### run.sh
#!/bin/bash
# the make line also repeats each setting of config.mk as NAME=value (left out here)
make -C /OpenROAD-flow-scripts/flow DESIGN_CONFIG=/design/flow/config.mk WORK_HOME=/design/flow/orfs CLKGATE_MAP_FILE= finish
### config.mk
export PLATFORM = sky130hd
export DESIGN_NAME = main
export DESIGN_NICKNAME = main
export VERILOG_FILES = /design/flow/design.v
export SDC_FILE = /design/flow/constraint.sdc
export NUM_CORES = 4
export LEC_CHECK = 0
export CAP_MARGIN = 20
export CORE_MARGIN = 2
export CORE_UTILIZATION = 70
export CTS_CLUSTER_SIZE = 45
export SETUP_SLACK_MARGIN = 3.29
export SLEW_MARGIN = 20
### constraint.sdc
create_clock -name core_clock -period 12.1 [get_ports {clk}]
set_input_delay 2.4200 -clock core_clock [delete_from_list [all_inputs] [get_ports {clk}]]
set_output_delay 2.4200 -clock core_clock [all_outputs]
set_load 0.01 [all_outputs]
### design.v
`timescale 1ns / 1ps
module main(
    input clk,rst,start,
    input [3:0]ip,
    output reg [59:0]ans,
    output reg finish
    );
    parameter [6:0]addr_max=100;
    reg [59:0]max,adder;
    reg [3:0]bram[addr_max-1:0];
    reg [6:0]addr,index,index_max;
    reg [3:0]state;
    always @(posedge clk)
    begin
        if(rst)
        begin
            addr<=0;ans<=0;max<=0;
            index<=0;index_max<=addr_max-12;
            state<=0;
            finish<=1;
        end
        else 
        begin
            case(state)
            0:
            begin
                addr<=0;ans<=adder;max<=0;
                index<=0;index_max<=addr_max-12;
                if(start)
                begin
                    finish<=0;
                    state<=1;
                end
                else finish<=1;
            end
            1:
            begin
                if(addr>=addr_max)
                begin
                    state<=2;
                    addr<=0;
                end
                else 
                begin
                    bram[addr]<=ip;
                    addr<=addr+1;
                end
            end
            2:
            begin
                if(addr<=index_max) 
                begin
                    if(bram[addr]>max[3:0])
                    begin
                        index<=addr;    
                        max[3:0]<=bram[addr];
                    end
                    addr<=addr+1;
                end
                else
                begin
                    addr<=index+1;
                    if(index_max>=99)state<=0;
                    else 
                    begin
                        index_max<=index_max+1;       
                        max<=max<<4;
                    end
                end
            end
            endcase        
        end   
    end
    reg [15:0]c;
    wire [15:0]cin={c[15:1],1'b0};
    genvar i;
    generate 
        for(i=1;i<16;i=i+1)
        begin:bcd_adder
            always @(*)
            begin
                if(rst) 
                begin
                    adder[4*i-1:4*(i-1)]=0;
                    c[i]=0;
                end
                else if(cin[i-1]+max[4*i-1:4*(i-1)]+ans[4*i-1:4*(i-1)]>9)
                begin
                    adder[4*i-1:4*(i-1)]=cin[i-1]+ans[4*i-1:4*(i-1)]+max[4*i-1:4*(i-1)]-10;
                    c[i]=1;
                end
                else
                begin
                    adder[4*i-1:4*(i-1)]=cin[i-1]+ans[4*i-1:4*(i-1)]+max[4*i-1:4*(i-1)];
                    c[i]=0;
                end
            end
        end
    endgenerate
endmodule
==> results_slide.txt, run 1 <==
Synthesis and Place & Route Summary

Run status
  – Status: complete, but fails checks
  – Fail Reasons: negative setup slack

Worst setup path
  – R2R cell count: 105
  – RR Startpoint: max[0]$_SDFFE_PP0P_
  – Start point of the critical path: rst
  – Crit path DAT: roughly 21 ns
  – Crit. path cell count: 102
  – Critical path class: primary input to register
  – CP dominant cell by count: fa_2
  – Critical path peak fanout: 3
  – R2R Setup Slk: -8.17 ns
  – Crit. End Element: register
  – Crit path buf inv count: 16
  – Crit path max-delay cell type: fa_2
  – R2r endpoint: ans[57]$_SDFFE_PP0P_
  – Setup crit end: ans[57]$_SDFFE_PP0P_
  – Startpoint Class: primary input
  – Critical path's top delay family: adder cells
  – Worst stage delay on the critical path: 0.40 ns
  – Crit path required time: 12.53 ns

Logic synthesis
  – Sequential fraction of the synthesis area: 58.00%
  – Post-synth top cells: edfxtp_1, nor2_1, inv_1
  – Distinct lib cells used: 63
  – Dominant cell area share: 46.27%
  – Dominant Register Cell: edfxtp_1
  – Yosys Chip Area: 0.02596 mm2
  – Syn Inst Count: 2,007
  – Comb area leader: multiplexers
  – Top-count cell post-synth: edfxtp_1
  – Ys async rst share: 0%
  – Ys flops: 552
  – Area leader, netlist: edfxtp_1
  – Post-Synthesis Cell Area: 0.02596 mm2
  – Adder Share, Synth: 8.503%
  – Compound Share, Synth: 7.452%
  – Mux share: 10.25%
  – Syn_nets: between 2,000 and 2,500
  – Top post-synthesis cells by area: edfxtp_1, dfxtp_1, mux4_2, ha_1, fa_1
  – XORs/XNORs by Area: 1.957%
  – Simple share: 9.650%
  – Yosys cell count: 2,007
  – Synth warnings: 1
  – Post-synth EDFFs: approximately 400
  – Syn_area_per_cell: 12.93 um2

Clock network
  – Clk Latency, worst-skew pair: 0.61 ns
  – Sink Count: 552
  – Root Driver: clkbuf_16
  – H-tree depth: 2
  – CTS hold repair buffers: 0
  – Cts bufs inserted: 54
  – CTS tree: done
  – Clock tree buffer depth: 3
  – Worst-path clk slew: roughly 0.06 ns

Detailed routing
  – Drc violations: 0
  – Routed WL: 71,110 um
  – DR pass1 iterations: 7
  – Initial drt markers: 2,155
  – # diodes: 0
  – WL per Instance: 25.38 um
  – Via-per-instance ratio: approximately 6.5
  – Via count: 18,292
  – Remaining antenna violation count: 0

Run
  – Log Warnings: 74
  – Max Cap Violations: 0

Power and ir drop
  – Max VDD drop: 244.2 uV
  – Pleak: 11.02 nW
  – Internal Power: around 3.2 mW
  – PwrDens: 131.8 mW/mm2
  – Sequential group share of total power: 49.8%
  – Clk pwr share: 43.0%
  – Pwr Total: between 4 and 5 mW
  – Clk power: roughly 1.8 mW
  – Sw frac: 22.91%
  – NetSw: 948.4 uW
  – P_seq: ~2 mW
  – Top Consumer: registers
  – Logic gate share of total power: ~7.3%
  – Comb group: 301 uW

Worst hold path
  – Min-delay worst type: register to register
  – Hold depth: 2
  – HP Start: max[28]$_SDFFE_PP0P_
  – WHS Endpoint: max[32]$_SDFFE_PP0P_

Timing
  – Peak Freq: between 0.04 and 0.05 GHz
  – Final Cycle Share: 171.0%
  – Clock skew: 0.02366 ns
  – Final setup margin: -8.594 ns
  – Hold Vio Cnt, Final: 0
  – Worst Tran Pin Value: 1.109 ns
  – Setup TNS: -134.17 ns
  – Fin. max-slew vios: 0
  – Final setup vio count: 31
  – Rel. slew slack: 26.04%
  – Hold_ws: 0.4755 ns
  – RSZ-0062 raised after global routing: yes
  – Post-layout minimum cycle time: slightly above 20 ns

Floorplanning
  – Die height: 196.6 um
  – Core area: ~0.037 mm2
  – DIE WIDTH: approximately 200 um
  – Die area: between 0.03 and 0.04 mm2
  – Fp util: 71.07%
  – # rows: 70
  – IO Pins: roughly 68

Placement
  – Placed Cells: 2,583
  – HPWL after detailed placement: 37,700 um
  – Place WS: -8.817 ns
  – Port Buffer Count: 67
  – Gpl congestion: 0.8859

Global routing
  – Total GRT Usage: a little over a third
  – Vias in the first global route: 18,390
  – Grt total ovfl: 0
  – First-pass GRT wire length: 106,000 um
  – Antenna violations before repair: 1
  – Largest net degree at the start of global routing: about 110

Cells and area
  – Fin cells: 2,802
  – Area Overhead vs Synth: 21.05%
  – Layout Nets: 2,445
## through the flow
stage | cell area, um2 | util [%]
global placement | 28070 | 76.85
CTS | 30800 | 84.33
floorplan | 26280 | -
global route | 31420 | 86.04
finish | 31420 | 86.04
detailed placement | 28070 | 76.85
## final cells by class
| type | count | area, um2 |
|---|---|---|
| fillers | 1650 | 5100 |
| inverters | 164 | 628.1 |
| clock buffers | 74 | 1489 |
| flip-flops and latches | 552 | 15070 |
| well taps | 468 | 585.6 |
| clock inverters | 28 | 349.1 |
| repair buffers | 322 | 2725 |
| multi-input cells | 1194 | 10580 |
## timing repair
item / 4_1_cts / 5_1_grt
endpoints found under the setup margin: 39 / 39
resized: 76 / 64
pin swaps: 34 / 25
endpoints found under the hold margin: 0 / 0
cloned: 0 / 0
setup buffers: 72 / 45
## metal layers
metal,wire (um),global-route usage [%],up-vias
li1,-,-,7884
met1,25450,45.92,8992
met2,35640,61.15,1134
met3,6029,6.451,280
met4,3990,17.37,2
met5,12,0,-
==> run 2: changes to the inputs <==
- ABC_AREA: not set -> 1
- CAP_MARGIN: 20 -> 0
- CORE_ASPECT_RATIO: not set -> 0.53
- CTS_CLUSTER_DIAMETER: not set -> 69
- CTS_CLUSTER_SIZE: 45 -> 16
- PLACE_DENSITY_LB_ADDON: not set -> 0.06
- SETUP_SLACK_MARGIN: 3.29 -> 3.98
- clock period: 12.1 -> 13.5 ns (I/O delays scaled with it)
==> run 2 against run 1 <==
Compared with the run above: the layout still fails its checks (negative setup slack); final cell count grew 21%; hold slack gained 0.012 ns; routed wire length shrank 4.4%; flip-flop count is the same; combinational power grew 8.0%; first-iteration DRC count grew 18%; largest cell class unchanged; largest power group unchanged.
==> results_slide.txt, run 2 <==
Synthesis and Place & Route Summary

Global routing
  – Grt total ovfl: 0 (unchanged)
  – Total GRT Usage: 33.73% (was 36.19%)
  – Grt met1 use: 51.78% (was 45.92%)
  – GR peak layer: met1 (was met2)
  – Largest net degree at the start of global routing: 119 (was 105)
  – Vias in the first global route: 19,541 (was 18,390)
  – First-pass GRT wire length: 105,400 um (was 106,000 um)
  – Met2 Resource Use GR: 49.11% (was 61.15%)
  – GR Util met3: 8.355% (was 6.451%)
  – Antenna violations before repair: 1 (unchanged)

Logic synthesis
  – Simple share: 20.35% (was 9.650%)
  – Compound Share, Synth: 6.565% (was 7.452%)
  – Post-synth top cells: nand2_1, edfxtp_1, nand3_1 (was edfxtp_1, nor2_1, inv_1)
  – Area leader, netlist: edfxtp_1 (unchanged)
  – Syn_area_per_cell: 9.706 um2 (was 12.93 um2)
  – XORs/XNORs by Area: 2.132% (was 1.957%)
  – Synth warnings: 1 (unchanged)
  – Top-count cell post-synth: nand2_1 (was edfxtp_1)
  – Comb area leader: simple AND/OR/NAND/NOR gates (was multiplexers)
  – Top post-synthesis cells by area: edfxtp_1, dfxtp_1, nand2_1, nand3_1, ha_1 (was edfxtp_1, dfxtp_1, mux4_2, ha_1, fa_1)
  – Post-synth EDFFs: 400 (unchanged)
  – Mux share: 0% (was 10.25%)
  – Yosys Chip Area: 0.02670 mm2 (was 0.02596 mm2)
  – Dominant cell area share: 44.98% (was 46.27%)
  – Ys flops: 552 (unchanged)
  – Dominant Register Cell: edfxtp_1 (unchanged)
  – Yosys cell count: 2,751 (was 2,007)
  – Adder Share, Synth: 8.266% (was 8.503%)
  – Distinct lib cells used: 43 (was 63)
  – Sequential fraction of the synthesis area: 56.38% (was 58.00%)
  – Syn Inst Count: 2,751 (was 2,007)
  – Syn_nets: 2,908 (was 2,164)
  – Ys async rst share: 0% (unchanged)
  – Post-Synthesis Cell Area: 0.02670 mm2 (was 0.02596 mm2)

Worst setup path
  – Start point of the critical path: rst (unchanged)
  – R2r endpoint: ans[59]$_SDFFE_PP0P_ (was ans[57]$_SDFFE_PP0P_)
  – Crit path max-delay cell type: fa_2 (unchanged)
  – R2R cell count: 99 (was 105)
  – R2R Setup Slk: -4.76 ns (was -8.17 ns)
  – Crit. End Element: register (unchanged)
  – RR Startpoint: ans[0]$_SDFFE_PP0P_ (was max[0]$_SDFFE_PP0P_)
  – Setup crit end: ans[59]$_SDFFE_PP0P_ (was ans[57]$_SDFFE_PP0P_)
  – Crit path DAT: 19.51 ns (was 21.12 ns)
  – Startpoint Class: primary input (unchanged)
  – Worst stage delay on the critical path: 0.53 ns (was 0.40 ns)
  – Crit. path cell count: 96 (was 102)
  – Critical path class: primary input to register (unchanged)
  – Critical path peak fanout: 3 (unchanged)
  – Crit path buf inv count: 16 (unchanged)
  – CP dominant cell by count: fa_2 (unchanged)
  – Crit path required time: 13.98 ns (was 12.53 ns)
  – Critical path's top delay family: adder cells (unchanged)

Clock network
  – Clock tree buffer depth: 3 (unchanged)
  – CTS hold repair buffers: 0 (unchanged)
  – Worst-path clk slew: 0.07 ns (was 0.06 ns)
  – CTS tree: done (unchanged)
  – Root Driver: clkbuf_16 (unchanged)
  – Cts bufs inserted: 40 (was 54)
  – Clk Latency, worst-skew pair: 0.56 ns (was 0.61 ns)
  – H-tree depth: 2 (unchanged)
  – Sink Count: 552 (unchanged)

Power and ir drop
  – Clk pwr share: 34.6% (was 43.0%)
  – PwrDens: 111.1 mW/mm2 (was 131.8 mW/mm2)
  – Sw frac: 24.84% (was 22.91%)
  – Clk power: 1.14 mW (was 1.78 mW)
  – Sequential group share of total power: 55.6% (was 49.8%)
  – Max VDD drop: 100.2 uV (was 244.2 uV)
  – NetSw: 822.3 uW (was 948.4 uW)
  – P_seq: 1.84 mW (was 2.06 mW)
  – Comb group: 325 uW (was 301 uW)
  – Pleak: 11.56 nW (was 11.02 nW)
  – Logic gate share of total power: 9.8% (was 7.3%)
  – Internal Power: 2.488 mW (was 3.192 mW)
  – Top Consumer: registers (unchanged)
  – Pwr Total: 3.310 mW (was 4.140 mW)

Placement
  – Dpl cell area: 0.02802 mm2 (was 0.02807 mm2)
  – Port Buffer Count: 67 (unchanged)
  – HPWL after detailed placement: 43,260 um (was 37,700 um)
  – Gpl congestion: 0.9116 (was 0.8859)

Worst hold path
  – Min-delay worst type: register to register (unchanged)
  – Hold depth: 2 (unchanged)
  – HP Start: index[6]$_SDFFE_PP0P_ (was max[28]$_SDFFE_PP0P_)
  – WHS Endpoint: index[6]$_SDFFE_PP0P_ (was max[32]$_SDFFE_PP0P_)

Cells and area
  – Layout Nets: 3,011 (was 2,445)
  – Final core occ: 78.70% (was 86.04%)
  – Final Instance Area: 0.02980 mm2 (was 0.03142 mm2)
  – Area Overhead vs Synth: 11.60% (was 21.05%)

Timing
  – Worst Tran Pin Value: 1.126 ns (was 1.109 ns)
  – Rel. slew slack: 24.96% (was 26.04%)
  – Post-layout minimum cycle time: ~19 ns
  – Peak Freq: 0.05255 GHz
  – Final setup vio count: 19 (was 31)
  – Clock skew: 0.01558 ns (was 0.02366 ns)
  – Final setup margin: -5.530 ns (was -8.594 ns)
  – RSZ-0062 raised after global routing: yes (unchanged)
  – Final Cycle Share: 141.0% (was 171.0%)
  – Hold Vio Cnt, Final: 0 (unchanged)
  – Fin. max-slew vios: 0 (unchanged)

Floorplanning
  – DIE WIDTH: 272.3 um (was 196.6 um)
  – # rows: 52 (was 70)
  – Core area: 0.03787 mm2 (was 0.03652 mm2)
  – Die height: 146.2 um (was 196.6 um)
  – IO Pins: 68 (unchanged)
  – Fp util: 70.52% (was 71.07%)
  – Die area: 0.03980 mm2 (was 0.03864 mm2)

Run
  – Log Warnings: 66 (was 74)
  – Max Cap Violations: 0 (unchanged)

Detailed routing
  – WL per Instance: 20.02 um (was 25.38 um)
  – Via-per-instance ratio: 6.046 (was 6.528)
  – Initial drt markers: 2,536 (was 2,155)
  – Via count: 20,531 (was 18,292)
  – DR pass1 iterations: 6 (was 7)
  – Remaining antenna violation count: 0 (unchanged)
  – Drc violations: 0 (unchanged)
  – # diodes: 0 (unchanged)
  – Routed WL: 67,990 um (was 71,110 um)

Run status
  – Status: complete, but fails checks (unchanged)
  – Fail Reasons: negative setup slack (unchanged)
==> run 2: repair_timing <==
action                                  in CTS  in global routing
gates cloned                                 0                  0
endpoints found under the setup margin      35                 35
resized                                     32                 76
pin swaps                                   16                 26
buffers inserted                            14                 19
==> run 2: metrics by stage <==
| step | instances | hold slack (ns) | worst slack (ns) | TNS [ns] |
|---|---|---|---|---|
| after floorplan | 2751 | 0.4527 | -5.225 | -56.24 |
| after global placement | 3292 | 0.4667 | -5.183 | -56.65 |
| after detailed placement | 3292 | 0.4768 | -5.787 | -66.36 |
| after CTS | 3377 | 0.4892 | -5.164 | -54.71 |
| after global routing | 3396 | 0.5107 | -6.201 | -72.55 |
| final | 3396 | 0.4878 | -5.530 | -60.93 |
==> run 2: cell type report <==
cell class	count	area, um2
sequential	552	15060
fill	2422	8066
multi-input combinational	1829	10400
clock buffer	68	1127
clock inverter	3	26.28
tap	513	641.9
timing repair buffer	191	1628
inverter	240	915.9
==> run 2: routing by layer <==
layer / vias to the layer above / share of wire, %
met5: - / 0
met1: 9769 / 43
met2: 1200 / 43
li1: 9420 / -
met4: 0 / 1.9
met3: 142 / 12
==> run 3: changes to the inputs <==
- ABC_AREA: 1 -> not set
- CAP_MARGIN: 0 -> 40
- CORE_ASPECT_RATIO: 0.53 -> 0.9
- CORE_UTILIZATION: 70 -> 72
- CTS_CLUSTER_DIAMETER: 69 -> 396
- CTS_CLUSTER_SIZE: 16 -> 17
- PLACE_DENSITY_LB_ADDON: 0.06 -> 0.0
- SETUP_SLACK_MARGIN: 3.98 -> 3.29
- TNS_END_PERCENT: not set -> 10
- clock period: 13.5 -> 11.4 ns (I/O delays scaled with it)
==> run 3 against run 2 <==
Compared with the run above: still fails the layout checks on negative setup slack; setup slack worse by 3.4 ns; utilization grew 6.7 points; clock-buffer cell count fell by 10; routed wire length rose by 2.1%; hold slack lost 0.019 ns; largest power group unchanged.
==> results_slide.txt, run 3 <==
Synthesis and Place & Route Summary

Floorplanning
  – Core area: 0.03530 mm2 (was 0.03787 mm2)
  – IO Pins: 68 (unchanged)
  – Fp util: 73.54% (was 70.52%)
  – Die area: 0.03759 mm2 (was 0.03980 mm2)
  – Die height: 184.1 um (was 146.2 um)
  – DIE WIDTH: 204.1 um (was 272.3 um)
  – # rows: 65 (was 52)

Placement
  – Port Buffer Count: 67 (unchanged)
  – HPWL after detailed placement: 42,280 um (was 43,260 um)
  – Dpl cell area: 0.02831 mm2 (was 0.02802 mm2)
  – Gpl congestion: 0.8979 (was 0.9116)

Logic synthesis
  – Syn_nets: 2,164 (was 2,908)
  – Yosys cell count: 2,007 (was 2,751)
  – Dominant Register Cell: edfxtp_1 (unchanged)
  – Distinct lib cells used: 63 (was 43)
  – Simple share: 9.650% (was 20.35%)
  – Area leader, netlist: edfxtp_1 (unchanged)
  – Synth warnings: 1 (unchanged)
  – Post-Synthesis Cell Area: 0.02596 mm2 (was 0.02670 mm2)
  – XORs/XNORs by Area: 1.957% (was 2.132%)
  – Mux share: 10.25% (was 0%)
  – Post-synth top cells: edfxtp_1, nor2_1, inv_1 (was nand2_1, edfxtp_1, nand3_1)
  – Ys async rst share: 0% (unchanged)
  – Post-synth EDFFs: 400 (unchanged)
  – Yosys Chip Area: 0.02596 mm2 (was 0.02670 mm2)
  – Sequential fraction of the synthesis area: 58.00% (was 56.38%)
  – Syn Inst Count: 2,007 (was 2,751)
  – Syn_area_per_cell: 12.93 um2 (was 9.706 um2)
  – Ys flops: 552 (unchanged)
  – Top post-synthesis cells by area: edfxtp_1, dfxtp_1, mux4_2, ha_1, fa_1 (was edfxtp_1, dfxtp_1, nand2_1, nand3_1, ha_1)
  – Adder Share, Synth: 8.503% (was 8.266%)
  – Comb area leader: multiplexers (was simple AND/OR/NAND/NOR gates)
  – Compound Share, Synth: 7.452% (was 6.565%)
  – Top-count cell post-synth: edfxtp_1 (was nand2_1)
  – Dominant cell area share: 46.27% (was 44.98%)

Clock network
  – Root Driver: clkbuf_16 (unchanged)
  – Sink Count: 552 (unchanged)
  – Worst-path clk slew: 0.08 ns (was 0.07 ns)
  – Clock tree buffer depth: 3 (unchanged)
  – Clk Latency, worst-skew pair: 0.57 ns (was 0.56 ns)
  – CTS tree: done (unchanged)
  – Cts bufs inserted: 38 (was 40)
  – H-tree depth: 2 (unchanged)
  – CTS hold repair buffers: 0 (unchanged)

Power and ir drop
  – Pwr Total: 3.817 mW (was 3.310 mW)
  – Comb group: 319 uW (was 325 uW)
  – Clk pwr share: 34.5% (was 34.6%)
  – Top Consumer: registers (unchanged)
  – Sw frac: 22.96% (was 24.84%)
  – Logic gate share of total power: 8.4% (was 9.8%)
  – Max VDD drop: 145.5 uV (was 100.2 uV)
  – P_seq: 2.18 mW (was 1.84 mW)
  – Sequential group share of total power: 57.1% (was 55.6%)
  – Internal Power: 2.941 mW (was 2.488 mW)
  – Clk power: 1.32 mW (was 1.14 mW)
  – Pleak: 10.38 nW (was 11.56 nW)
  – NetSw: 876.5 uW (was 822.3 uW)
  – PwrDens: 126.7 mW/mm2 (was 111.1 mW/mm2)

Run
  – Log Warnings: 63 (was 66)
  – Max Cap Violations: 0 (unchanged)

Worst setup path
  – CP dominant cell by count: fa_2 (unchanged)
  – Crit. End Element: register (unchanged)
  – Critical path peak fanout: 3 (unchanged)
  – Startpoint Class: primary input (unchanged)
  – R2r endpoint: ans[58]$_SDFFE_PP0P_ (was ans[59]$_SDFFE_PP0P_)
  – Critical path class: primary input to register (unchanged)
  – Critical path's top delay family: adder cells (unchanged)
  – Crit path max-delay cell type: fa_2 (unchanged)
  – Crit path DAT: 20.72 ns (was 19.51 ns)
  – Crit path buf inv count: 16 (unchanged)
  – Worst stage delay on the critical path: 0.45 ns (was 0.53 ns)
  – Crit. path cell count: 101 (was 96)
  – Start point of the critical path: rst (unchanged)
  – Crit path required time: 11.82 ns (was 13.98 ns)
  – Setup crit end: ans[58]$_SDFFE_PP0P_ (was ans[59]$_SDFFE_PP0P_)
  – R2R cell count: 104 (was 99)
  – RR Startpoint: ans[0]$_SDFFE_PP0P_ (unchanged)
  – R2R Setup Slk: -8.66 ns (was -4.76 ns)

Detailed routing
  – WL per Instance: 25.49 um (was 20.02 um)
  – DR pass1 iterations: 7 (was 6)
  – Drc violations: 0 (unchanged)
  – Initial drt markers: 2,722 (was 2,536)
  – # diodes: 0 (unchanged)
  – Via-per-instance ratio: 6.696 (was 6.046)
  – Remaining antenna violation count: 0 (unchanged)
  – Via count: 18,232 (was 20,531)
  – Routed WL: 69,410 um (was 67,990 um)

Global routing
  – Total GRT Usage: 37.09% (was 33.73%)
  – Grt met1 use: 50.71% (was 51.78%)
  – GR peak layer: met2 (was met1)
  – GR Util met3: 6.895% (was 8.355%)
  – Met2 Resource Use GR: 61.21% (was 49.11%)
  – Grt total ovfl: 0 (unchanged)
  – Vias in the first global route: 18,193 (was 19,541)
  – Antenna violations before repair: 0 (was 1)
  – Largest net degree at the start of global routing: 87 (was 119)
  – First-pass GRT wire length: 105,100 um (was 105,400 um)

Worst hold path
  – Hold depth: 2 (unchanged)
  – HP Start: max[40]$_SDFFE_PP0P_ (was index[6]$_SDFFE_PP0P_)
  – Min-delay worst type: register to register (unchanged)
  – WHS Endpoint: max[44]$_SDFFE_PP0P_ (was index[6]$_SDFFE_PP0P_)

Timing
  – Worst Tran Pin Value: 0.9395 ns (was 1.126 ns)
  – Final setup vio count: 28 (was 19)
  – Rel. slew slack: 37.24% (was 24.96%)
  – Clock skew: 0.02844 ns (was 0.01558 ns)
  – Fin. max-slew vios: 0 (unchanged)
  – Post-layout minimum cycle time: 20.30 ns
  – Final setup margin: -8.898 ns (was -5.530 ns)
  – Peak Freq: around 0.049 GHz
  – Hold_ws: 0.4689 ns (was 0.4878 ns)
  – RSZ-0062 raised after global routing: yes (unchanged)
  – Hold Vio Cnt, Final: 0 (unchanged)
  – Final Cycle Share: 178.1% (was 141.0%)

Cells and area
  – Final core occ: 85.36% (was 78.70%)
  – Area Overhead vs Synth: 16.07% (was 11.60%)
  – Layout Nets: 2,391 (was 3,011)
  – Final Instance Area: 0.03013 mm2 (was 0.02980 mm2)

Run status
  – Status: complete, but fails checks (unchanged)
  – Fail Reasons: negative setup slack (unchanged)
run 3: repair_timing:
item | in CTS | in global routing
hold endpoints to repair | 0 | 0
cloned | 0 | 0
buffers inserted | 39 | 20
endpoints found under the setup margin | 39 | 39
pin swaps | 6 | 8
gates resized | 32 | 23
run 3: layer usage:
layer	up-vias	wire (um)
li1	7740	-
met2	1332	33950
met1	8917	24940
met3	243	7739
met4	0	2779
met5	-	0
run 3: layout make-up:
cell class,instances,area (um2)
Fill cell,1674,5169
Clock inverter,2,20.02
Multi-Input combinational cell,1194,10300
Sequential cell,552,15070
Tap cell,469,586.8
Timing Repair Buffer,284,2475
Clock buffer,58,1047
Inverter,164,628.1
run 3: through the flow:
| stage | setup TNS (ns) | setup slack, ns | cells |
|---|---|---|---|
| floorplan | -152.59 | -9.426 | 2007 |
| global placement | -136.11 | -8.677 | 2592 |
| detailed placement | -151.25 | -9.398 | 2601 |
| CTS | -126.58 | -8.415 | 2700 |
| global route | -156.82 | -9.830 | 2723 |
| finish | -133.31 | -8.898 | 2723 |
==> run 4: changes to the inputs <==
- CAP_MARGIN: 40 -> 35
- CELL_PAD_IN_SITES_GLOBAL_PLACEMENT: not set -> 2
- CORE_ASPECT_RATIO: 0.9 -> 0.62
- CORE_UTILIZATION: 72 -> 67
- CTS_CLUSTER_DIAMETER: 396 -> not set
- CTS_CLUSTER_SIZE: 17 -> not set
- GPL_ROUTABILITY_DRIVEN: not set -> 1
- GPL_TIMING_DRIVEN: not set -> 1
- PLACE_DENSITY_LB_ADDON: 0.0 -> not set
- SETUP_SLACK_MARGIN: 3.29 -> not set
- SLEW_MARGIN: 20 -> 5
- TNS_END_PERCENT: 10 -> 30
- clock period: 11.4 -> 14.0 ns (I/O delays scaled with it)
==> run 4 against run 3 <==
Compared with the run above: the flow now stops in global placement without I/O (3_1_place_gp_skip_io); synthesized cell count unchanged; area after synthesis did not move; die size grew 7.4%.
==> results_slide.txt, run 4 <==
Key Metrics from the Run

Logic synthesis
  – Dominant cell area share: 46.27% (unchanged)
  – Ys flops: 552 (unchanged)
  – Comb area leader: multiplexers (unchanged)
  – Yosys Chip Area: 0.02596 mm2 (unchanged)
  – Adder Share, Synth: 8.503% (unchanged)
  – Yosys cell count: 2,007 (unchanged)
  – Distinct lib cells used: 63 (unchanged)
  – Syn_nets: 2,164 (unchanged)
  – Post-synth EDFFs: 400 (unchanged)
  – Syn Inst Count: 2,007 (unchanged)
  – Compound Share, Synth: 7.452% (unchanged)
  – XORs/XNORs by Area: 1.957% (unchanged)
  – Simple share: 9.650% (unchanged)
  – Post-synth top cells: edfxtp_1, nor2_1, inv_1 (unchanged)
  – Synth warnings: 1 (unchanged)
  – Mux share: 10.25% (unchanged)
  – Top-count cell post-synth: edfxtp_1 (unchanged)
  – Dominant Register Cell: edfxtp_1 (unchanged)
  – Ys async rst share: 0% (unchanged)
  – Area leader, netlist: edfxtp_1 (unchanged)
  – Post-Synthesis Cell Area: 0.02596 mm2 (unchanged)
  – Sequential fraction of the synthesis area: 58.00% (unchanged)
  – Top post-synthesis cells by area: edfxtp_1, dfxtp_1, mux4_2, ha_1, fa_1 (unchanged)
  – Syn_area_per_cell: 12.93 um2 (unchanged)

Run status
  – Failed at: global placement without I/O (3_1_place_gp_skip_io)
  – Status: stopped before the end (was complete, but fails checks)
  – Log Error: [ERROR GPL-0301] Utilization 105.044 % exceeds 100%.

Floorplanning
  – Die height: 159.0 um (was 184.1 um)
  – Fp util: 68.35% (was 73.54%)
  – Core area: 0.03798 mm2 (was 0.03530 mm2)
  – Die area: 0.04038 mm2 (was 0.03759 mm2)
  – DIE WIDTH: 254.0 um (was 204.1 um)
  – # rows: 56 (was 65)
==> run 5: changes to the inputs <==
- CAP_MARGIN: 35 -> 20
- CELL_PAD_IN_SITES_GLOBAL_PLACEMENT: 2 -> not set
- CORE_ASPECT_RATIO: 0.62 -> not set
- CORE_UTILIZATION: 67 -> 64
- CTS_CLUSTER_SIZE: not set -> 98
- GPL_ROUTABILITY_DRIVEN: 1 -> not set
- GPL_TIMING_DRIVEN: 1 -> not set
- SLEW_MARGIN: 5 -> 20
- TNS_END_PERCENT: 30 -> 10
- clock period: 14.0 -> 23.6 ns (I/O delays scaled with it)
==> run 5 against run 4 <==
Compared with the run above: the run now finishes clean; synthesized cell count unchanged; area after synthesis unchanged; die size increased by 4.5%.
==> results_slide.txt, run 5 <==
Synthesis and Place & Route Summary

Timing
  – Hold_ws: 0.4714 ns
  – Fin. max-slew vios: 0
  – Peak Freq: 0.04433 GHz
  – Post-layout minimum cycle time: 22.56 ns
  – Final Cycle Share: 95.58%
  – Final setup vio count: 0
  – Hold Vio Cnt, Final: 0
  – Clock skew: 0.03308 ns
  – Worst Tran Pin Value: 1.063 ns
  – Rel. slew slack: 29.13%

Logic synthesis
  – Syn_area_per_cell: 12.93 um2 (unchanged)
  – Adder Share, Synth: 8.503% (unchanged)
  – Post-synth top cells: edfxtp_1, nor2_1, inv_1 (unchanged)
  – Post-synth EDFFs: 400 (unchanged)
  – Top post-synthesis cells by area: edfxtp_1, dfxtp_1, mux4_2, ha_1, fa_1 (unchanged)
  – Dominant Register Cell: edfxtp_1 (unchanged)
  – Sequential fraction of the synthesis area: 58.00% (unchanged)
  – XORs/XNORs by Area: 1.957% (unchanged)
  – Ys flops: 552 (unchanged)
  – Dominant cell area share: 46.27% (unchanged)
  – Ys async rst share: 0% (unchanged)
  – Syn Inst Count: 2,007 (unchanged)
  – Synth warnings: 1 (unchanged)
  – Mux share: 10.25% (unchanged)
  – Area leader, netlist: edfxtp_1 (unchanged)
  – Compound Share, Synth: 7.452% (unchanged)
  – Top-count cell post-synth: edfxtp_1 (unchanged)
  – Comb area leader: multiplexers (unchanged)
  – Distinct lib cells used: 63 (unchanged)
  – Post-Synthesis Cell Area: 0.02596 mm2 (unchanged)
  – Syn_nets: 2,164 (unchanged)
  – Yosys Chip Area: 0.02596 mm2 (unchanged)
  – Yosys cell count: 2,007 (unchanged)
  – Simple share: 9.650% (unchanged)

Placement
  – Dpl cell area: 0.02723 mm2
  – Port Buffer Count: ~67
  – Gpl congestion: 0.8486
  – HPWL after detailed placement: about 36,000 um
  – Placed Cells: roughly 2,500

Worst setup path
  – Critical path peak fanout: 5
  – R2R Setup Slk: 3.46 ns
  – R2R cell count: 106
  – Crit path buf inv count: 16
  – Setup crit end: ans[58]$_SDFFE_PP0P_
  – Crit. End Element: register
  – Critical path class: primary input to register
  – Critical path's top delay family: adder cells
  – RR Startpoint: max[1]$_SDFFE_PP0P_
  – Crit. path cell count: approximately 100
  – CP dominant cell by count: fa_2
  – Worst stage delay on the critical path: 0.44 ns
  – Start point of the critical path: rst
  – Crit path max-delay cell type: fa_2
  – Crit path required time: roughly 24 ns
  – R2r endpoint: ans[58]$_SDFFE_PP0P_
  – Crit path DAT: 23.00 ns
  – Startpoint Class: primary input

Floorplanning
  – Die area: 0.04219 mm2 (was 0.04038 mm2)
  – Core area: 0.03991 mm2 (was 0.03798 mm2)
  – IO Pins: 68
  – DIE WIDTH: 205.4 um (was 254.0 um)
  – Die height: 205.4 um (was 159.0 um)
  – # rows: 73 (was 56)
  – Fp util: 65.03% (was 68.35%)

Global routing
  – Largest net degree at the start of global routing: approximately 100
  – Total GRT Usage: 27.45%
  – Vias in the first global route: 15,985
  – Antenna violations before repair: 0
  – Grt total ovfl: 0
  – First-pass GRT wire length: ~89,000 um

Clock network
  – Clock tree buffer depth: 3
  – Sink Count: 552
  – Root Driver: clkbuf_16
  – Clk Latency, worst-skew pair: 0.63 ns
  – H-tree depth: 2
  – Worst-path clk slew: 0.06 ns
  – Cts bufs inserted: 56
  – CTS tree: done

Power and ir drop
  – Clk pwr share: between 40% and 50%
  – NetSw: 452.0 uW
  – Pleak: 9.650 nW
  – Logic gate share of total power: 6.1%
  – Top Consumer: registers
  – Pwr Total: 2.068 mW
  – Internal Power: approximately 1.6 mW
  – P_seq: 1.06 mW
  – Comb group: 125 uW
  – Clk power: 884 uW
  – Sw frac: 21.86%
  – PwrDens: a little over 70 mW/mm2
  – Sequential group share of total power: 51.2%
  – Max VDD drop: about 80 uV

Worst hold path
  – Min-delay worst type: register to register
  – WHS Endpoint: max[16]$_SDFFE_PP0P_
  – HP Start: max[12]$_SDFFE_PP0P_
  – Hold depth: 2

Detailed routing
  – Wire length on met3: 3277 um
  – Via count: roughly 16,000
  – Metal-1 WL: 24,070 um
  – Routed WL: 55,870 um
  – WL per Instance: roughly 21 um
  – Via-per-instance ratio: 6.072
  – Met2 WL: between 20,000 and 30,000 um
  – Drc violations: 0
  – DR pass1 iterations: 5
  – DR top layer: met4
  – Initial drt markers: 1,231
  – Remaining antenna violation count: 0
  – # diodes: 0

Cells and area
  – Layout Nets: 2,221
  – Area Overhead vs Synth: 12.51%
  – Final Instance Area: 0.02921 mm2
  – Fin cells: 2,632
  – Fill cells: 2,626

Run status
  – Status: finished clean (was stopped before the end)

Run
  – Max Cap Violations: 0
  – Log Warnings: 69
-- run 5: what timing repair did --
| item | in CTS | in global routing |
|---|---|---|
| setup buffers | 0 | 6 |
| resized | 0 | 17 |
| endpoints found under the setup margin | 0 | 4 |
| hold endpoints to repair | 0 | 0 |
| hold buffers | 0 | 0 |
-- run 5: area by class of cell --
class	instances	area [um2]	share of cell area [%]
Timing Repair Buffer	96	865.8	2.965
Multi-Input combinational cell	1194	10170	34.81
Clock buffer	73	1506	5.158
Clock inverter	28	327.8	1.122
Sequential cell	552	15070	51.59
Tap cell	525	656.9	2.249
Inverter	164	615.6	2.108
-- run 5: metrics by stage --
step	setup slack [ns]	setup TNS (ns)	utilization (%)
after floorplan	0.03642	0	-
after global placement	0.3718	0	68.21
after detailed placement	-0.2908	-0.7427	68.23
after CTS	0.1367	0	72.83
after global routing	-0.03270	-0.05973	73.17
final	1.043	0	73.17
-- run 5: metal layers --
| layer | vias up | global-route usage [%] |
|---|---|---|
| met1 | 7942 | 38.31 |
| met5 | - | 0 |
| li1 | 7420 | - |
| met4 | 0 | 9.866 |
| met2 | 509 | 44.35 |
| met3 | 111 | 4.245 |
==> run 6: changes to the inputs <==
- CORE_UTILIZATION: 64 -> 22
- CTS_CLUSTER_SIZE: 98 -> not set
- TNS_END_PERCENT: 10 -> not set
- clock period: 23.6 -> 37.4 ns (I/O delays scaled with it)
==> run 6 against run 5 <==
Compared with the run above: still clean; hold slack got worse by 0.0018 ns; global-route usage decreased by 18 points; critical path depth increased by 1; clock skew decreased by 0.0051 ns; first-iteration DRC count increased by 19%; non-clock buffer count decreased by 11; sequential share of layout area decreased by 1.4 points; via count decreased by 1.7%; combinational power decreased by 37%; critical path type unchanged; largest cell class unchanged.
==> results_slide.txt, run 6 <==
Synthesis and Place & Route Summary

Global routing
  – Antenna violations before repair: 2 (was 0)
  – First-pass GRT wire length: 93,620 um (was 88,780 um)
  – Total GRT Usage: 9.796% (was 27.45%)
  – Grt total ovfl: 0 (unchanged)
  – Vias in the first global route: 15,499 (was 15,985)
  – Largest net degree at the start of global routing: 101 (unchanged)

Worst setup path
  – Crit path buf inv count: 17 (was 16)
  – R2r endpoint: ans[58]$_SDFFE_PP0P_ (unchanged)
  – Critical path peak fanout: 64 (was 5)
  – Worst stage delay on the critical path: 0.59 ns (was 0.44 ns)
  – R2R Setup Slk: 11.82 ns (was 3.46 ns)
  – Crit path DAT: 32.13 ns (was 23.00 ns)
  – RR Startpoint: max[1]$_SDFFE_PP0P_ (unchanged)
  – Critical path class: primary input to register (unchanged)
  – R2R cell count: 106 (unchanged)
  – Crit path required time: 37.86 ns (was 24.04 ns)
  – Crit. End Element: register (unchanged)
  – Crit. path cell count: 103 (was 102)
  – Setup crit end: ans[58]$_SDFFE_PP0P_ (unchanged)
  – Start point of the critical path: rst (unchanged)
  – CP dominant cell by count: fa_1 (was fa_2)
  – Startpoint Class: primary input (unchanged)
  – Crit path max-delay cell type: o31ai_1 (was fa_2)
  – Critical path's top delay family: adder cells (unchanged)

Power and ir drop
  – Sequential group share of total power: 51.4% (was 51.2%)
  – Clk pwr share: 42.6% (was 42.7%)
  – NetSw: 294.7 uW (was 452.0 uW)
  – Max VDD drop: 30.71 uV (was 79.99 uV)
  – Sw frac: 22.67% (was 21.86%)
  – PwrDens: 43.28 mW/mm2 (was 70.80 mW/mm2)
  – Logic gate share of total power: 6.0% (was 6.1%)
  – Top Consumer: registers (unchanged)
  – Pleak: 9.586 nW (was 9.650 nW)
  – Internal Power: 1.005 mW (was 1.616 mW)
  – Clk power: 554 uW (was 884 uW)
  – P_seq: 668 uW (was 1.06 mW)
  – Comb group: 78.2 uW (was 125 uW)

Floorplanning
  – Core area: 0.1176 mm2 (was 0.03991 mm2)
  – Die height: 347.5 um (was 205.4 um)
  – IO Pins: 68 (unchanged)
  – DIE WIDTH: 347.5 um (was 205.4 um)
  – # rows: 126 (was 73)
  – Fp util: 22.07% (was 65.03%)
  – Die area: 0.1208 mm2 (was 0.04219 mm2)

Cells and area
  – Area Overhead vs Synth: 15.73% (was 12.51%)
  – Fill cells: 12,164 (was 2,626)
  – Register area: 0.01507 mm2 (unchanged)
  – Layout Nets: 2,209 (was 2,221)
  – Multi-input gate area: 0.009822 mm2 (was 0.01017 mm2)

Timing
  – Rel. slew slack: 27.61% (was 29.13%)
  – Post-layout minimum cycle time: 31.67 ns
  – Hold Vio Cnt, Final: 0 (unchanged)
  – Worst Tran Pin Value: 1.071 ns (was 1.063 ns)
  – Clock skew: 0.02797 ns (was 0.03308 ns)
  – Hold_ws: 0.4697 ns (was 0.4714 ns)
  – Final setup vio count: 0 (unchanged)
  – RSZ-0062 raised after global routing: no
  – Setup TNS: 0 ns (unchanged)
  – Final Cycle Share: 84.67% (was 95.58%)
  – Peak Freq: 0.03158 GHz
  – Fin. max-slew vios: 0 (unchanged)

Placement
  – Gpl congestion: 0.7672 (was 0.8486)
  – HPWL after detailed placement: 39,190 um (was 36,160 um)
  – Port Buffer Count: 67 (unchanged)

Logic synthesis
  – Ys async rst share: 0% (unchanged)
  – Syn_area_per_cell: 12.93 um2 (unchanged)
  – Compound Share, Synth: 7.452% (unchanged)
  – Yosys cell count: 2,007 (unchanged)
  – Syn Inst Count: 2,007 (unchanged)
  – Area leader, netlist: edfxtp_1 (unchanged)
  – Syn_nets: 2,164 (unchanged)
  – Synth warnings: 1 (unchanged)
  – Top-count cell post-synth: edfxtp_1 (unchanged)
  – Post-synth top cells: edfxtp_1, nor2_1, inv_1 (unchanged)
  – Adder Share, Synth: 8.503% (unchanged)
  – Top post-synthesis cells by area: edfxtp_1, dfxtp_1, mux4_2, ha_1, fa_1 (unchanged)
  – Comb area leader: multiplexers (unchanged)
  – Dominant cell area share: 46.27% (unchanged)
  – Sequential fraction of the synthesis area: 58.00% (unchanged)
  – Mux share: 10.25% (unchanged)
  – Yosys Chip Area: 0.02596 mm2 (unchanged)
  – Dominant Register Cell: edfxtp_1 (unchanged)
  – Post-synth EDFFs: 400 (unchanged)
  – XORs/XNORs by Area: 1.957% (unchanged)
  – Simple share: 9.650% (unchanged)
  – Distinct lib cells used: 63 (unchanged)
  – Post-Synthesis Cell Area: 0.02596 mm2 (unchanged)
  – Ys flops: 552 (unchanged)

Clock network
  – Clock tree buffer depth: 3 (unchanged)
  – Post-CTS Setup Inserts: 0 (unchanged)
  – Post-cts sizing count: 0 (unchanged)
  – Worst-path clk slew: 0.06 ns (about the same)
  – Sink Count: 552 (unchanged)
  – CTS hold repair buffers: 0 (unchanged)
  – H-tree depth: 2 (unchanged)
  – CTS tree: done (unchanged)
  – Clk Latency, worst-skew pair: 0.64 ns (was 0.63 ns)
  – Root Driver: clkbuf_16 (unchanged)
  – Cts bufs inserted: 55 (was 56)

Detailed routing
  – Drc violations: 0 (unchanged)
  – Via count: 15,709 (was 15,982)
  – # diodes: 0 (unchanged)
  – Initial drt markers: 1,471 (was 1,231)
  – Routed WL: 59,980 um (was 55,870 um)
  – WL per Instance: 16.50 um (was 21.23 um)
  – Remaining antenna violation count: 0 (unchanged)
  – DR pass1 iterations: 5 (unchanged)
  – Via-per-instance ratio: 4.323 (was 6.072)

Worst hold path
  – HP Start: max[56]$_SDFFE_PP0P_ (was max[12]$_SDFFE_PP0P_)
  – Hold depth: 2 (unchanged)
  – Min-delay worst type: register to register (unchanged)
  – WHS Endpoint: max[56]$_SDFFE_PP0P_ (was max[16]$_SDFFE_PP0P_)

Run
  – Log Warnings: 65 (was 69)
  – Max Cap Violations: 0 (unchanged)

Run status
  – Status: finished clean (unchanged)
==> run 6: per-stage QoR <==
step / instance area [um2] / total power, mW / setup WS, ns / utilization [%] / std cells
after floorplan: 25960 / 0.7290 / 8.020 / - / 2007
after global placement: 28190 / 0.7598 / 5.582 / 23.97 / 3528
after detailed placement: 28210 / 0.7603 / 5.178 / 23.98 / 3529
after CTS: 29990 / 1.315 / 5.733 / 25.50 / 3632
after global routing: 30040 / 1.347 / 2.941 / 25.54 / 3634
final: 30040 / 1.300 / 5.734 / 25.54 / 3634
==> run 6: final cells by class <==
type                            instances  area share (%)
Inverter                              164           2.049
Sequential cell                       552           50.15
Clock inverter                         27           1.037
Tap cell                             1536           6.398
Timing Repair Buffer                   85           2.757
Multi-Input combinational cell       1194           32.70
Clock buffer                           76           4.911
==> run 6: per-layer routing <==
| layer | vias up | GRT usage [%] | part of all wire [%] |
|---|---|---|---|
| met5 | - | 0 | 0.018 |
| met4 | 2 | 2.438 | 1.9 |
| met3 | 89 | 1.742 | 5.8 |
| met2 | 408 | 15.60 | 46 |
| met1 | 7786 | 13.74 | 46 |
| li1 | 7424 | - | - |
==> run 7: changes to the inputs <==
- CAP_MARGIN: 20 -> 0
- CELL_PAD_IN_SITES_DETAIL_PLACEMENT: not set -> 1
- CELL_PAD_IN_SITES_GLOBAL_PLACEMENT: not set -> 2
- CORE_ASPECT_RATIO: not set -> 0.62
- CORE_UTILIZATION: 22 -> 67
- CTS_CLUSTER_SIZE: not set -> 41
- GPL_ROUTABILITY_DRIVEN: not set -> 0
- GPL_TIMING_DRIVEN: not set -> 1
- HOLD_SLACK_MARGIN: not set -> 0.26
- SETUP_SLACK_MARGIN: not set -> 1.0
- SLEW_MARGIN: 20 -> 5
- TNS_END_PERCENT: not set -> 30
- clock period: 37.4 -> 22.3 ns (I/O delays scaled with it)
==> run 7 against run 6 <==
Compared with the run above: area after synthesis unchanged; synthesized cell count unchanged; the flow now stops in global placement without I/O (3_1_place_gp_skip_io); die size down 67%.
==> results_slide.txt, run 7 <==
Key Metrics from the Run

Logic synthesis
  – Compound Share, Synth: 7.452% (unchanged)
  – Area leader, netlist: edfxtp_1 (unchanged)
  – Simple share: 9.650% (unchanged)
  – Dominant Register Cell: edfxtp_1 (unchanged)
  – Syn_area_per_cell: 12.93 um2 (unchanged)
  – Post-synth EDFFs: 400 (unchanged)
  – Syn Inst Count: 2,007 (unchanged)
  – Synth warnings: 1 (unchanged)
  – Top post-synthesis cells by area: edfxtp_1, dfxtp_1, mux4_2, ha_1, fa_1 (unchanged)
  – Ys flops: 552 (unchanged)
  – Ys async rst share: 0% (unchanged)
  – Sequential fraction of the synthesis area: 58.00% (unchanged)
  – Top-count cell post-synth: edfxtp_1 (unchanged)
  – Mux share: 10.25% (unchanged)
  – Distinct lib cells used: 63 (unchanged)
  – Comb area leader: multiplexers (unchanged)
  – Adder Share, Synth: 8.503% (unchanged)
  – Syn_nets: 2,164 (unchanged)
  – Post-Synthesis Cell Area: 0.02596 mm2 (unchanged)
  – XORs/XNORs by Area: 1.957% (unchanged)
  – Dominant cell area share: 46.27% (unchanged)
  – Yosys Chip Area: 0.02596 mm2 (unchanged)
  – Yosys cell count: 2,007 (unchanged)
  – Post-synth top cells: edfxtp_1, nor2_1, inv_1 (unchanged)

Floorplanning
  – Die area: 0.04038 mm2 (was 0.1208 mm2)
  – DIE WIDTH: 254.0 um (was 347.5 um)
  – Core area: 0.03798 mm2 (was 0.1176 mm2)
  – Die height: 159.0 um (was 347.5 um)
  – Fp util: 68.35% (was 22.07%)
  – # rows: 56 (was 126)

Run status
  – Status: stopped before the end (was finished clean)
  – Log Error: [ERROR GPL-0301] Utilization 105.041 % exceeds 100%.
  – Failed at: global placement without I/O (3_1_place_gp_skip_io)
==> run 8: changes to the inputs <==
- CAP_MARGIN: 0 -> 35
- CELL_PAD_IN_SITES_DETAIL_PLACEMENT: 1 -> not set
- CELL_PAD_IN_SITES_GLOBAL_PLACEMENT: 2 -> not set
- CORE_ASPECT_RATIO: 0.62 -> 1.31
- CTS_CLUSTER_SIZE: 41 -> not set
- HOLD_SLACK_MARGIN: 0.26 -> not set
- SETUP_SLACK_MARGIN: 1.0 -> not set
- clock period: 22.3 -> 20.7 ns (I/O delays scaled with it)
==> run 8 against run 7 <==
Compared with the run above: die size barely moved; the layout now fails its checks (negative setup slack); area after synthesis did not move; synthesized cell count did not move.
==> results_slide.txt, run 8 <==
Synthesis and Place & Route Summary

Run status
  – Status: complete, but fails checks (was stopped before the end)
  – Fail Reasons: negative setup slack

Logic synthesis
  – Post-Synthesis Cell Area: 0.02596 mm2 (unchanged)
  – Post-synth top cells: edfxtp_1, nor2_1, inv_1 (unchanged)
  – Dominant cell area share: 46.27% (unchanged)
  – XORs/XNORs by Area: 1.957% (unchanged)
  – Yosys cell count: 2,007 (unchanged)
  – Comb area leader: multiplexers (unchanged)
  – Syn_area_per_cell: 12.93 um2 (unchanged)
  – Syn Inst Count: 2,007 (unchanged)
  – Area leader, netlist: edfxtp_1 (unchanged)
  – Top post-synthesis cells by area: edfxtp_1, dfxtp_1, mux4_2, ha_1, fa_1 (unchanged)
  – Distinct lib cells used: 63 (unchanged)
  – Sequential fraction of the synthesis area: 58.00% (unchanged)
  – Ys async rst share: 0% (unchanged)
  – Compound Share, Synth: 7.452% (unchanged)
  – Syn_nets: 2,164 (unchanged)
  – Yosys Chip Area: 0.02596 mm2 (unchanged)
  – Mux share: 10.25% (unchanged)
  – Dominant Register Cell: edfxtp_1 (unchanged)
  – Synth warnings: 1 (unchanged)
  – Ys flops: 552 (unchanged)
  – Simple share: 9.650% (unchanged)
  – Top-count cell post-synth: edfxtp_1 (unchanged)
  – Adder Share, Synth: 8.503% (unchanged)
  – Post-synth EDFFs: 400 (unchanged)

Worst setup path
  – Critical path peak fanout: 3
  – Startpoint Class: primary input
  – Crit. End Element: register
  – RR Startpoint: max[1]$_SDFFE_PP0P_
  – R2R Setup Slk: between 0.6 and 0.7 ns
  – CP dominant cell by count: fa_2
  – Crit path buf inv count: 16
  – Crit path max-delay cell type: fa_2
  – Crit path DAT: 22.14 ns
  – Start point of the critical path: rst
  – Worst stage delay on the critical path: 0.37 ns
  – Setup crit end: ans[57]$_SDFFE_PP0P_
  – Crit. path cell count: between 100 and 150
  – Critical path's top delay family: adder cells
  – Crit path required time: 21.13 ns
  – R2r endpoint: ans[57]$_SDFFE_PP0P_
  – Critical path class: primary input to register
  – R2R cell count: 106

Timing
  – Peak Freq: ~0.046 GHz
  – Final Cycle Share: 104.9%
  – Setup TNS: -2.938 ns
  – Clock skew: ~0.028 ns
  – Post-layout minimum cycle time: 21.72 ns
  – Hold Vio Cnt, Final: 0
  – RSZ-0062 raised after global routing: yes
  – Final setup margin: -1.018 ns
  – Rel. slew slack: between 40% and 50%
  – Worst Tran Pin Value: 0.8534 ns
  – Fin. max-slew vios: 0
  – Final setup vio count: 4
  – Hold_ws: 0.4668 ns

Floorplanning
  – Die height: 229.3 um (was 159.0 um)
  – Fp util: 67.83% (was 68.35%)
  – Core area: 0.03827 mm2 (was 0.03798 mm2)
  – # rows: 82 (was 56)
  – DIE WIDTH: 176.0 um (was 254.0 um)
  – IO Pins: roughly 68
  – Die area: 0.04035 mm2 (was 0.04038 mm2)

Power and ir drop
  – Internal Power: 1.777 mW
  – Top Consumer: registers
  – Clk pwr share: between 40% and 50%
  – P_seq: between 1 and 1.5 mW
  – PwrDens: 76.91 mW/mm2
  – Pwr Total: 2.289 mW
  – Sequential group share of total power: 52.6%
  – Max VDD drop: around 86 uV
  – Clk power: 930 uW
  – NetSw: approximately 510 uW
  – Sw frac: 22.39%
  – Comb group: 154 uW
  – Logic gate share of total power: 6.7%
  – Pleak: 10.02 nW

Worst hold path
  – Min-delay worst type: register to register
  – HP Start: max[16]$_SDFFE_PP0P_
  – Hold depth: 2
  – WHS Endpoint: max[20]$_SDFFE_PP0P_

Cells and area
  – Final Instance Area: 0.02976 mm2
  – Final core occ: 77.77%
  – Fill cells: 2,317
  – Area Overhead vs Synth: 14.66%
  – Layout Nets: 2,286

Placement
  – Dpl cell area: 0.02765 mm2
  – Port Buffer Count: 67
  – HPWL after detailed placement: 37,170 um

Detailed routing
  – # diodes: 0
  – Initial drt markers: 1,353
  – Via count: between 15,000 and 20,000
  – Routed WL: 57,650 um
  – Via-per-instance ratio: 6.183
  – Remaining antenna violation count: 0
  – Drc violations: 0
  – DR pass1 iterations: 5
  – WL per Instance: 21.55 um

Clock network
  – Root Driver: clkbuf_16
  – Clk Latency, worst-skew pair: 0.60 ns
  – Worst-path clk slew: ~0.060 ns
  – Sink Count: ~550
  – CTS tree: done
  – Cts bufs inserted: about 52
  – H-tree depth: 2
  – Clock tree buffer depth: 3
  – CTS hold repair buffers: 0

Global routing
  – Grt total ovfl: 0
  – Largest net degree at the start of global routing: 101
  – Antenna violations before repair: 0
  – Vias in the first global route: approximately 17,000
  – First-pass GRT wire length: 89,930 um
  – Total GRT Usage: 28.74%

Run
  – Log Warnings: 68
  – Max Cap Violations: 0
==> run 8: layout make-up <==
class | count | area, um2 | share of cell area, %
Clock buffer | 66 | 1389 | 4.666
Clock inverter | 30 | 262.8 | 0.8828
Inverter | 164 | 628.1 | 2.110
Multi-Input combinational cell | 1194 | 10240 | 34.40
Sequential cell | 552 | 15070 | 50.62
Tap cell | 504 | 630.6 | 2.119
Timing Repair Buffer | 165 | 1548 | 5.200
==> run 8: stage by stage <==
step	std cells	setup slack, ns
floorplan	2007	-1.986
global placement	2545	-1.229
detailed placement	2551	-1.828
CTS	2662	-0.8879
global route	2675	-1.966
finish	2675	-1.018
==> run 8: what timing repair did <==
| item | in CTS | in global routing |
|---|---|---|
| setup buffers | 15 | 9 |
| endpoints found under the hold margin | 0 | 0 |
| pin swaps | 2 | 8 |
| setup endpoints to repair | 7 | 7 |
| resized | 15 | 23 |
==> run 8: layer usage <==
layer	part of all wire, %	track usage, %	up-vias
li1	-	-	7557
met1	37	35.74	8223
met4	4.2	11.67	0
met2	53	50.82	603
met5	0	0	-
met3	5.9	3.951	156
==> run 9: changes to the inputs <==
- ABC_AREA: not set -> 1
- CAP_MARGIN: 35 -> 40
- CORE_ASPECT_RATIO: 1.31 -> 1.41
- CORE_UTILIZATION: 67 -> 72
- CTS_CLUSTER_DIAMETER: not set -> 388
- CTS_CLUSTER_SIZE: not set -> 17
- GPL_ROUTABILITY_DRIVEN: 0 -> not set
- GPL_TIMING_DRIVEN: 1 -> not set
- HOLD_SLACK_MARGIN: not set -> 0.29
- PLACE_DENSITY_LB_ADDON: not set -> 0.13
- SETUP_SLACK_MARGIN: not set -> -1.29
- SLEW_MARGIN: 5 -> 10
- TNS_END_PERCENT: 30 -> not set
- clock period: 20.7 -> 13.5 ns (I/O delays scaled with it)
==> run 9 against run 8 <==
Compared with the run above: the layout still fails its checks (negative setup slack); final cell count increased by 25%; via count increased by 24%; clock-buffer cell count decreased by 2; first-iteration DRC count increased by 47%; power increased by 43%; clock skew decreased by 0.0086 ns; utilization increased by 3.8 points; area after synthesis increased by 2.9%; global-route usage increased by 4.6 points; synthesized cell count increased by 37%.
==> results_slide.txt, run 9 <==
Synthesis and Place & Route Summary

Worst setup path
  – Start point of the critical path: rst (unchanged)
  – Crit path max-delay cell type: fa_2 (unchanged)
  – Crit path DAT: 19.30 ns (was 22.14 ns)
  – Critical path peak fanout: 3 (unchanged)
  – Crit path required time: 13.99 ns (was 21.13 ns)
  – Critical path class: primary input to register (unchanged)
  – Crit. End Element: register (unchanged)
  – Startpoint Class: primary input (unchanged)
  – CP dominant cell by count: fa_2 (unchanged)
  – R2R cell count: 101 (was 106)
  – R2R Setup Slk: -4.48 ns (was 0.64 ns)
  – Critical path's top delay family: adder cells (unchanged)
  – Worst stage delay on the critical path: 0.54 ns (was 0.37 ns)
  – R2r endpoint: ans[59]$_SDFFE_PP0P_ (was ans[57]$_SDFFE_PP0P_)
  – Crit path buf inv count: 16 (unchanged)
  – Setup crit end: ans[59]$_SDFFE_PP0P_ (was ans[57]$_SDFFE_PP0P_)
  – RR Startpoint: max[1]$_SDFFE_PP0P_ (unchanged)
  – Crit. path cell count: 96 (was 102)

Placement
  – Placed Cells: 3,254 (was 2,551)
  – Dpl cell area: 0.02813 mm2 (was 0.02765 mm2)
  – Port Buffer Count: 67 (unchanged)
  – Gpl congestion: 0.8842
  – HPWL after detailed placement: 41,170 um (was 37,170 um)

Cells and area
  – Final Instance Area: 0.02975 mm2 (was 0.02976 mm2)
  – Area Overhead vs Synth: 11.42% (was 14.66%)
  – Fill cells: 2,171 (was 2,317)
  – Fin cells: 3,353 (was 2,675)
  – Layout Nets: 3,017 (was 2,286)

Detailed routing
  – Routed WL: 65,320 um (was 57,650 um)
  – # diodes: 0 (unchanged)
  – Remaining antenna violation count: 0 (unchanged)
  – Drc violations: 0 (unchanged)
  – Via count: 20,518 (was 16,539)
  – DR pass1 iterations: 7 (was 5)
  – Via-per-instance ratio: 6.119 (was 6.183)
  – Initial drt markers: 1,991 (was 1,353)
  – WL per Instance: 19.48 um (was 21.55 um)

Run
  – Max Cap Violations: 0 (unchanged)
  – Log Warnings: 62 (was 68)

Power and ir drop
  – Max VDD drop: 96.51 uV (was 86.38 uV)
  – PwrDens: 109.6 mW/mm2 (was 76.91 mW/mm2)
  – Sw frac: 24.51% (was 22.39%)
  – Sequential group share of total power: 56.4% (was 52.6%)
  – Internal Power: 2.462 mW (was 1.777 mW)
  – Logic gate share of total power: 9.9% (was 6.7%)
  – NetSw: 799.5 uW (was 512.5 uW)
  – Clk power: 1.10 mW (was 930 uW)
  – Clk pwr share: 33.8% (was 40.6%)
  – Pwr Total: 3.262 mW (was 2.289 mW)
  – Comb group: 322 uW (was 154 uW)
  – P_seq: 1.84 mW (was 1.20 mW)
  – Pleak: 11.60 nW (was 10.02 nW)
  – Top Consumer: registers (unchanged)

Clock network
  – Worst-path clk slew: 0.07 ns (was 0.06 ns)
  – Clk Latency, worst-skew pair: 0.57 ns (was 0.60 ns)
  – Sink Count: 552 (unchanged)
  – H-tree depth: 2 (unchanged)
  – Root Driver: clkbuf_16 (unchanged)
  – Clock tree buffer depth: 3 (unchanged)
  – CTS tree: done (unchanged)
  – Cts bufs inserted: 38 (was 52)

Logic synthesis
  – Ys flops: 552 (unchanged)
  – Distinct lib cells used: 43 (was 63)
  – Post-Synthesis Cell Area: 0.02670 mm2 (was 0.02596 mm2)
  – Adder Share, Synth: 8.266% (was 8.503%)
  – Syn_area_per_cell: 9.706 um2 (was 12.93 um2)
  – Simple share: 20.35% (was 9.650%)
  – Post-synth EDFFs: 400 (unchanged)
  – Area leader, netlist: edfxtp_1 (unchanged)
  – XORs/XNORs by Area: 2.132% (was 1.957%)
  – Ys async rst share: 0% (unchanged)
  – Dominant Register Cell: edfxtp_1 (unchanged)
  – Comb area leader: simple AND/OR/NAND/NOR gates (was multiplexers)
  – Top-count cell post-synth: nand2_1 (was edfxtp_1)
  – Compound Share, Synth: 6.565% (was 7.452%)
  – Mux share: 0% (was 10.25%)
  – Yosys cell count: 2,751 (was 2,007)
  – Top post-synthesis cells by area: edfxtp_1, dfxtp_1, nand2_1, nand3_1, ha_1 (was edfxtp_1, dfxtp_1, mux4_2, ha_1, fa_1)
  – Sequential fraction of the synthesis area: 56.38% (was 58.00%)
  – Post-synth top cells: nand2_1, edfxtp_1, nand3_1 (was edfxtp_1, nor2_1, inv_1)
  – Synth warnings: 1 (unchanged)
  – Yosys Chip Area: 0.02670 mm2 (was 0.02596 mm2)
  – Syn Inst Count: 2,751 (was 2,007)
  – Syn_nets: 2,908 (was 2,164)
  – Dominant cell area share: 44.98% (was 46.27%)

Worst hold path
  – HP Start: finish$_SDFFE_PP1P_ (was max[16]$_SDFFE_PP0P_)
  – Min-delay worst type: register to register (unchanged)
  – Hold depth: 2 (unchanged)
  – WHS Endpoint: finish$_SDFFE_PP1P_ (was max[20]$_SDFFE_PP0P_)

Global routing
  – Antenna violations before repair: 0 (unchanged)
  – Vias in the first global route: 20,568 (was 16,653)
  – Total GRT Usage: 33.31% (was 28.74%)
  – Largest net degree at the start of global routing: 76 (was 101)
  – First-pass GRT wire length: 102,500 um (was 89,930 um)
  – Grt total ovfl: 0 (unchanged)

Timing
  – Peak Freq: 0.05317 GHz
  – Setup TNS: -56.25 ns (was -2.938 ns)
  – Final Cycle Share: 139.3% (was 104.9%)
  – RSZ-0062 raised after global routing: yes (unchanged)
  – Rel. slew slack: 45.91% (was 43.11%)
  – Hold Vio Cnt, Final: 0 (unchanged)
  – Fin. max-slew vios: 0 (unchanged)
  – Clock skew: 0.01905 ns (was 0.02763 ns)
  – Post-layout minimum cycle time: 18.81 ns
  – Final setup vio count: 19 (was 4)
  – Final setup margin: -5.309 ns (was -1.018 ns)
  – Worst Tran Pin Value: 0.8113 ns (was 0.8534 ns)

Floorplanning
  – Core area: 0.03645 mm2 (was 0.03827 mm2)
  – # rows: 83 (was 82)
  – Die height: 232.7 um (was 229.3 um)
  – DIE WIDTH: 166.2 um (was 176.0 um)
  – IO Pins: 68 (unchanged)
  – Fp util: 73.25% (was 67.83%)
  – Die area: 0.03867 mm2 (was 0.04035 mm2)

Run status
  – Fail Reasons: negative setup slack (unchanged)
  – Status: complete, but fails checks (unchanged)
## run 9: area by class of cell
type                            instances  area (um2)  share of cell area (%)
Clock inverter                          2       20.02                 0.06729
Sequential cell                       552       15060                   50.63
Multi-Input combinational cell       1829       10330                   34.74
Timing Repair Buffer                  199        1760                   5.917
Clock buffer                           64        1070                   3.596
Inverter                              240       918.4                   3.087
Tap cell                              467       584.3                   1.964
## run 9: routing by layer
| metal | wire length [um] | vias to the layer above | track usage, % |
|---|---|---|---|
| li1 | - | 9410 | - |
| met5 | 0 | - | 0 |
| met3 | 4858 | 256 | 4.780 |
| met1 | 23750 | 9735 | 39.32 |
| met2 | 33490 | 1117 | 59.70 |
| met4 | 3224 | 0 | 16.88 |
## run 9: timing repair
item | CTS | global route
endpoints found under the setup margin | 15 | 19
endpoints found under the hold margin | 0 | 0
hold buffers | 0 | 0
buffers inserted | 25 | 19
gates resized | 19 | 55
pin swaps | 9 | 32
## run 9: through the flow
| step | setup WS (ns) | hold WS (ns) | utilization [%] |
|---|---|---|---|
| floorplan | -5.226 | 0.4527 | - |
| global placement | -5.087 | 0.4639 | 76.71 |
| detailed placement | -5.582 | 0.4624 | 77.18 |
| CTS | -4.969 | 0.4824 | 80.83 |
| global route | -6.036 | 0.4909 | 81.62 |
| finish | -5.309 | 0.4821 | 81.62 |
Power and IR drop assume default switching activity.
